== job 7741 ==
## stopwatch
module stopwatch(clk, rst, btnS, btnR, sw, an, seg);
input clk;
input rst;
input btnS, btnR;
input [7:0] sw;
output reg [3:0] an;
output reg [7:0] seg;
reg [3:0] seg_value;
wire [3:0] seg3, seg2, seg1, seg0;
reg adj_sec;
reg adj;
reg digits_on;
wire one_hz_clk;
wire two_hz_clk;
wire segment_clk;
wire blink_clk;
wire debounce_clk;
wire one_hz_rise;
wire two_hz_rise;
wire segment_rise;
wire blink_rise;
wire debounce_rise;
reg [31:0] sec_counter;
reg [1:0] seg_index;
clock #(.start_time(0), .end_time(200)) my_one_hz_clk(.in(clk), .rst(rst), .out(one_hz_clk), .rise(one_hz_rise));
clock #(.start_time(0), .end_time(100)) my_two_hz_clk(.in(clk), .rst(rst), .out(two_hz_clk), .rise(two_hz_rise));
clock #(.start_time(0), .end_time(4)) my_segment_clk(.in(clk), .rst(rst), .out(segment_clk), .rise(segment_rise));
clock #(.start_time(0), .end_time(20)) my_blink_clk(.in(clk), .rst(rst), .out(blink_clk), .rise(blink_rise));
clock #(.start_time(0), .end_time(10)) my_debounce_clk(.in(clk), .rst(rst), .out(debounce_clk), .rise(debounce_rise));
wire [1:0] next_index = seg_index + 2'd1;
assign seg0 = (sec_counter % 60)  % 10;
assign seg1 = (sec_counter % 60)  / 10;
assign seg2 = (sec_counter / 60)  % 10;
assign seg3 = (sec_counter / 600) % 10;
always @(*) begin
    case (next_index)
        0: seg_value = (digits_on || ~sw[1]) ? seg0 : 10;
        1: seg_value = (digits_on || ~sw[1]) ? seg1 : 10;
        2: seg_value = (digits_on ||  sw[1]) ? seg2 : 10;
        default: seg_value = (digits_on ||  sw[1]) ? seg3 : 10;
    endcase
end
always @(posedge clk) begin
    if (rst) begin
        adj_sec   <= 1'b0;
        adj       <= 1'b0;
        seg_index <= 2'd0;
        an        <= 4'b1111;
        seg       <= 8'b11111111;
    end else if (segment_rise) begin
        adj_sec   <= sw[1];
        adj       <= sw[0];
        seg_index <= next_index;
        an        <= ~(4'b0001 << next_index);
  ...
clock: 30.0 ns
lec_check: 0
cap_margin: 20
core_aspect_ratio: 0.5
core_margin: 8
core_utilization: 61
hold_slack_margin: -0.08
place_density: 0.78
slew_margin: 20
run.sh (not shown) runs the stock make flow with config.mk's settings and CLKGATE_MAP_FILE=.
[inputs] job 9904 vs job 7741
Settings: changing CORE_UTILIZATION from 61 to 40; changing CORE_MARGIN from 8 to 2; removing HOLD_SLACK_MARGIN (formerly -0.08); removing PLACE_DENSITY (formerly 0.78); removing CORE_ASPECT_RATIO (formerly 0.5).
Findings:
Compared with job 7741, in job 9904 fraction of area in non-clock buffers stayed essentially flat, depth of the most critical reg-to-reg path decreased by 2 relative to the old numbers, die width decreased 52 um. Job 9904 finished all stages; the layout is clean. Job 7741 | status: complete | timing, DRC, antenna: pass.
Relative to job 9904, the following input files were edited for job 9884:
Settings: swapping 40 for 31 in CORE_UTILIZATION; swapping 30.0 for 27.9 in the clock period (ns, I/O delays scaled along).
==> results <==
Job 9884: all stages complete, timing, DRC and antenna checks passed. Wire length for job 9884: about 1.8% up relative to job 9904. Job 9884 vs job 9904 on worst setup slack: job 9884 is the lower one. Re post-route cell area: job 9904 was lower than job 9884. Diff job 9904 -> job 9884 | first-iteration DRC count | decrease of 429. On clock skew, job 9904 and job 9884 are basically level. On job 9884: logic depth of the worst setup path including buffers is 2 higher than what job 9904 gave. Between job 9904 and job 9884, the wire length of the first global-routing pass is higher for job 9884.

========
## run A
Starting RTL as in the previous note.
Settings: LEC_CHECK=0, CAP_MARGIN=20, CORE_ASPECT_RATIO=0.5, CORE_MARGIN=8, CORE_UTILIZATION=61, SLEW_MARGIN=20; clock period 30.0 ns.
Looking at the reports, run A completed the entire flow and the layout it produced met the timing, design-rule and antenna checks.
Here is what was changed in the inputs of run B compared with run A.
Settings: changing CORE_UTILIZATION from 61 to 72; setting ABC_AREA to 1 for the first time; removing CORE_ASPECT_RATIO (formerly 0.5); changing CORE_MARGIN from 8 to 2; changing the clock period (ns, I/O delays scaled along) from 30.0 to 30.2.
--- outcome ---
- Changes observed in run B relative to run A: number of non-filler instances in the completed layout saw a decrease, detailed-placement wirelength estimate saw a decrease.
- Compared to run A, run B reaches a higher achievable clock.
Setup changes, run B to run C
Settings: setting CTS_CLUSTER_SIZE to 99 for the first time; setting CTS_CLUSTER_DIAMETER to 148 for the first time; setting SETUP_SLACK_MARGIN to -1.28 for the first time; changing the clock period (ns, I/O delays scaled along) from 30.2 to 15.5.
- The flow ended early for run C: it failed with a tool error in 4_1_cts.
- Run B -> run C: post-synthesis cell count from yosys delta 0, exact match
- Die size came out exactly the same in run C and run B.
- Per the comparison of run C with run B, top-level I/O count comparable; number of placement rows comparable; total placed instance area now larger; sum of net half-perimeters after detailed placement now larger; cell count after placement now larger.
- The lower post-place setup slack came out of run C.
diff inputs: run C => run D
Settings: ABC_AREA: 1 -> 0; SLEW_MARGIN: 20 -> 5; GPL_TIMING_DRIVEN: unset -> 1; CORE_ASPECT_RATIO: unset -> 0.88; PLACE_DENSITY_LB_ADDON: unset -> 0.01; CAP_MARGIN: 20 -> 0; CELL_PAD_IN_SITES_DETAIL_PLACEMENT: unset -> 0; CTS_CLUSTER_SIZE: 99 -> 43; SETUP_SLACK_MARGIN: -1.28 -> 4.15; CTS_CLUSTER_DIAMETER: 148 -> 276; TNS_END_PERCENT: unset -> 100.
Results
- As the logs show, run D stopped at 3_5_place_dp after a tool error, so it never reached the end of the flow.
- NOTE post-synthesis cell count from yosys run C->run D increased slightly
- Mapped cell area for run D is higher than for run C.
- Adder and majority gate portion of the synthesized area in run D is 0.56 points lower than in run C
- Run D: proportion of synthesized chip area in sequential cells lower than run C
- Delta(area share of and/or/nand/nor cells after synthesis, run D - run C) < 0
Setup changes, run D to run E
Settings: changing CAP_MARGIN from 0 to 30; changing CORE_UTILIZATION from 72 to 68; changing PLACE_DENSITY_LB_ADDON from 0.01 to 0.19; removing CORE_ASPECT_RATIO (formerly 0.88); changing TNS_END_PERCENT from 100 to 85; changing CTS_CLUSTER_SIZE from 43 to 14; changing SETUP_SLACK_MARGIN from 4.15 to -1.3; changing ABC_AREA from 0 to 1; changing the clock period (ns, I/O delays scaled along) from 15.5 to 18.2.
### Flow results
What the final checks of run E revealed, after a flow that finished every stage, was a layout that fails on negative setup slack.
On synthesized area, run E does better than run D.
Synthesized cell count: run E vs run D down 1.4%
Run E has area of the die below what run D had.
Comparing yosys synthesis chip area for run E and run D, the bigger number came from run D.
Run E ends up with a mean area per synthesized cell that is 11% lower than in run D.
